## job 8509
==> flow/design.v (excerpt) <==
module top(input clk, por, reset, start_stop, mode, edit_shift, inc, output reg buzzer, output [0:6] seg,output [3:0] digit,output reg [4:0] mode_value);
Size in the first run: roughly 2400 cells after synthesis, about 240 flip-flops, roughly 0.017 sq mm of cells after synthesis.
export LEC_CHECK = 0
export CAP_MARGIN = 20
export CORE_MARGIN = 2
export CORE_UTILIZATION = 63
export CTS_CLUSTER_SIZE = 76
export HOLD_SLACK_MARGIN = 0.3
export SETUP_SLACK_MARGIN = -0.42
export SLEW_MARGIN = 20
create_clock -name core_clock -period 7.0 [get_ports {clk}]
run.sh (not shown) runs the stock make flow with config.mk's settings and CLKGATE_MAP_FILE=.
Changes in job 381 relative to job 8509:
Settings: putting ABC_AREA at 1 where nothing was set; clearing SETUP_SLACK_MARGIN, which used to be -0.42; swapping 63 for 72 in CORE_UTILIZATION; clearing HOLD_SLACK_MARGIN, which used to be 0.3; putting PLACE_DENSITY_LB_ADDON at 0.2 where nothing was set; clearing CTS_CLUSTER_SIZE, which used to be 76; swapping 7.0 for 6.66 in the clock period (ns, I/O delays scaled along).
### Flow results
The design area in job 381 was higher than what job 8509 gave.
Sequential share of layout area: job 381 lower than job 8509
When the final numbers for job 381 and job 8509 were put side by side, the fraction of area in non-clock buffers turned out to be smaller in job 381.
Per the comparison of job 381 with job 8509, combinational share of power saw an increase, global router's overall resource usage saw an increase, worst hold slack across all endpoints saw a decrease.
For post-synth net total, dividing the value from job 8509 by the value from job 381 gives 0.79.
For job 8509, the critical path start-end classification was primary input to output pin, unlike job 381, where it was flip-flop to output pin.
Against job 8509, job 381 comes in 2.3 points lower on post-synthesis share of cell area spent on and-or and or-and gates.
Diff job 8509 -> job 381 | final layout net count | increase of 30%
## Diff of input files: job 1808 against job 381
Settings: PLACE_DENSITY_LB_ADDON no longer set, was 0.2; SLEW_MARGIN now 35, was 20; ABC_AREA no longer set, was 1; CORE_UTILIZATION now 40, was 72; CTS_CLUSTER_SIZE now 44, previously not set; the clock period (ns, I/O delays scaled along) now 10.0, was 6.66.
[summary]
- Taking job 381 as the reference, in job 1808 global-route usage fell by 21 points; synthesized cell count fell by about 22%; cell count fell by 452; area of the mapped netlist fell by 0.0012 sq mm; flip-flop count stayed essentially flat.
- Largest incremental delay on the critical path came out lower on job 1808 than on job 381.
- Via count of the first global-routing pass, job 1808 and job 381: smaller value in job 1808


Starting RTL as in the previous note.
clock: 4.42 ns
lec_check: 0
abc_area: 1
cap_margin: 25
core_margin: 9
core_utilization: 22
cts_cluster_size: 49
gpl_timing_driven: 0
max_routing_layer: met4
min_routing_layer: met1
slew_margin: 20
Then changed:
==> flow/config.mk (replaced) <==
export PLATFORM = sky130hd
export DESIGN_NAME = top
export DESIGN_NICKNAME = top
export VERILOG_FILES = /design/flow/design.v
export SDC_FILE = /design/flow/constraint.sdc
export NUM_CORES = 4
export LEC_CHECK = 0
export CAP_MARGIN = 20
export CORE_MARGIN = 2
export CORE_UTILIZATION = 70
export CTS_CLUSTER_DIAMETER = 27
export SETUP_SLACK_MARGIN = 1.36
export SLEW_MARGIN = 20
==> flow/constraint.sdc (replaced) <==
create_clock -name core_clock -period 4.58 [get_ports {clk}]
set_input_delay 0.9160 -clock core_clock [delete_from_list [all_inputs] [get_ports {clk}]]
set_output_delay 0.9160 -clock core_clock [all_outputs]
set_load 0.01 [all_outputs]
Power rose by 16%.
Via count grows by 1.4%.
Wire length decreases by 2.6%.
Non-clock buffer count shrinks by 3.
Final cell count went down by 35%.
Die area decreases by 73%.
Sequential power decreases by about 6%.
Worst setup slack gets better by 0.51 ns.
Worst hold slack gets better by 0.013 ns.
Then changed:
--- a/flow/config.mk
+++ b/flow/config.mk
@@ -10,3 +10,2 @@
-export CORE_UTILIZATION = 70
-export CTS_CLUSTER_DIAMETER = 27
-export SETUP_SLACK_MARGIN = 1.36
+export CORE_UTILIZATION = 40
+export SETUP_SLACK_MARGIN = 1.57
==> flow/constraint.sdc (replaced) <==
create_clock -name core_clock -period 7.58 [get_ports {clk}]
set_input_delay 1.5160 -clock core_clock [delete_from_list [all_inputs] [get_ports {clk}]]
set_output_delay 1.5160 -clock core_clock [all_outputs]
set_load 0.01 [all_outputs]
After rerunning: Total power shrinks by well over a third. Synthesized area does not change. Combinational power falls by well over a third. Global-route usage fell by 24 points.
Then changed:
--- a/flow/config.mk
+++ b/flow/config.mk
@@ -10,2 +10,4 @@
-export CORE_UTILIZATION = 40
-export SETUP_SLACK_MARGIN = 1.57
+export CORE_UTILIZATION = 63
+export CTS_CLUSTER_SIZE = 77
+export HOLD_SLACK_MARGIN = 0.3
+export SETUP_SLACK_MARGIN = -0.42
==> flow/constraint.sdc (replaced) <==
create_clock -name core_clock -period 7.0 [get_ports {clk}]
set_input_delay 1.4000 -clock core_clock [delete_from_list [all_inputs] [get_ports {clk}]]
set_output_delay 1.4000 -clock core_clock [all_outputs]
set_load 0.01 [all_outputs]
Outcome:
- total power rose by a few percent
- sequential power rose by a little under a tenth
- cell area fell by a few percent
- via count rose by a few percent
- non-clock buffer count fell by 7
Then changed:
--- a/flow/config.mk
+++ b/flow/config.mk
@@ -7,0 +8 @@
+export ABC_AREA = 1
@@ -10,4 +11,2 @@
-export CORE_UTILIZATION = 63
-export CTS_CLUSTER_SIZE = 77
-export HOLD_SLACK_MARGIN = 0.3
-export SETUP_SLACK_MARGIN = -0.42
+export CORE_UTILIZATION = 72
+export CTS_CLUSTER_DIAMETER = 259
==> flow/constraint.sdc (replaced) <==
create_clock -name core_clock -period 6.66 [get_ports {clk}]
set_input_delay 1.3320 -clock core_clock [delete_from_list [all_inputs] [get_ports {clk}]]
set_output_delay 1.3320 -clock core_clock [all_outputs]
set_load 0.01 [all_outputs]
Outcome:
- The changed run ran to the end with no violations
- setup slack is better by 0.18 ns
- final area climbs by 7.5%
- via count went up by 19%
- synthesized area rises by 7.1%
- combinational power rises by 140%
- global-route usage climbs by 6.8 points
Then changed:
--- a/flow/config.mk
+++ b/flow/config.mk
@@ -9 +9 @@
-export CAP_MARGIN = 20
+export CAP_MARGIN = 10
@@ -12 +12,3 @@
-export CTS_CLUSTER_DIAMETER = 259
+export CTS_CLUSTER_DIAMETER = 28
+export HOLD_SLACK_MARGIN = -0.09
+export SETUP_SLACK_MARGIN = 1.16
==> flow/constraint.sdc (replaced) <==
create_clock -name core_clock -period 4.21 [get_ports {clk}]
set_input_delay 0.8420 -clock core_clock [delete_from_list [all_inputs] [get_ports {clk}]]
set_output_delay 0.8420 -clock core_clock [all_outputs]
set_load 0.01 [all_outputs]
After rerunning: The new run never finished: it broke off in 5_1_grt, error GRT-0232; synthesized cell count does not change; die area is unchanged; synthesized area is unchanged.


top again, from the RTL that the note above started with.
## top
module top(input clk, por, reset, start_stop, mode, edit_shift, inc, output reg buzzer, output [0:6] seg,output [3:0] digit,output reg [4:0] mode_value);
Settings: LEC_CHECK=0, ABC_AREA=0, CAP_MARGIN=20, CELL_PAD_IN_SITES_DETAIL_PLACEMENT=1, CORE_MARGIN=6, CORE_UTILIZATION=70, CTS_CLUSTER_DIAMETER=182, CTS_CLUSTER_SIZE=44, GPL_TIMING_DRIVEN=0, MAX_ROUTING_LAYER=met4, MIN_ROUTING_LAYER=met2, PLACE_DENSITY=0.89, SETUP_SLACK_MARGIN=2.4, SLEW_MARGIN=35, TNS_END_PERCENT=40; clock period 10.0 ns.
The first run aborted during detailed placement.
Edit:
==> flow/config.mk (replaced) <==
export PLATFORM = sky130hd
export DESIGN_NAME = top
export DESIGN_NICKNAME = top
export VERILOG_FILES = /design/flow/design.v
export SDC_FILE = /design/flow/constraint.sdc
export NUM_CORES = 4
export LEC_CHECK = 0
export CAP_MARGIN = 20
export CORE_MARGIN = 2
export CORE_UTILIZATION = 65
export SLEW_MARGIN = 20
==> flow/constraint.sdc (replaced) <==
create_clock -name core_clock -period 4.25 [get_ports {clk}]
set_input_delay 0.8500 -clock core_clock [delete_from_list [all_inputs] [get_ports {clk}]]
set_output_delay 0.8500 -clock core_clock [all_outputs]
set_load 0.01 [all_outputs]
Now the flow went through all stages and came out clean. Area after synthesis is unchanged. Die area drops by 2.4%. Synthesized cell count stays the same.
Edit:
--- a/flow/config.mk
+++ b/flow/config.mk
@@ -9,3 +9,7 @@
 export CORE_MARGIN = 2
-export CORE_UTILIZATION = 65
+export CORE_UTILIZATION = 70
+export CTS_CLUSTER_DIAMETER = 27
+export CTS_CLUSTER_SIZE = 36
+export MAX_ROUTING_LAYER = met4
+export SETUP_SLACK_MARGIN = 1.21
 export SLEW_MARGIN = 20
==> flow/constraint.sdc (replaced) <==
create_clock -name core_clock -period 4.58 [get_ports {clk}]
set_input_delay 0.9160 -clock core_clock [delete_from_list [all_inputs] [get_ports {clk}]]
set_output_delay 0.9160 -clock core_clock [all_outputs]
set_load 0.01 [all_outputs]
Outcome: Clock skew increases by 0.027 ns. Cell area increases by 10%. Global-route usage increases by 14 points. Flip-flop count stays the same. Utilization increases by 13 points. Routed wire length increases by 28%. Via count increases by 14%. Clock power increases by 82%. Combinational power increases by about 2%.
Edit:
--- a/flow/config.mk
+++ b/flow/config.mk
@@ -9,7 +9,3 @@
 export CORE_MARGIN = 2
-export CORE_UTILIZATION = 70
-export CTS_CLUSTER_DIAMETER = 27
-export CTS_CLUSTER_SIZE = 36
-export MAX_ROUTING_LAYER = met4
-export SETUP_SLACK_MARGIN = 1.21
+export CORE_UTILIZATION = 40
 export SLEW_MARGIN = 20
==> flow/constraint.sdc (replaced) <==
create_clock -name core_clock -period 5.06 [get_ports {clk}]
set_input_delay 1.0120 -clock core_clock [delete_from_list [all_inputs] [get_ports {clk}]]
set_output_delay 1.0120 -clock core_clock [all_outputs]
set_load 0.01 [all_outputs]
After rerunning:
- worst hold slack improved by 0.0090 ns
- sequential share of layout area rises by 2.0 points
- total power fell by 39%
- area after synthesis stays the same
Power is estimated from default activity; no workload was simulated.
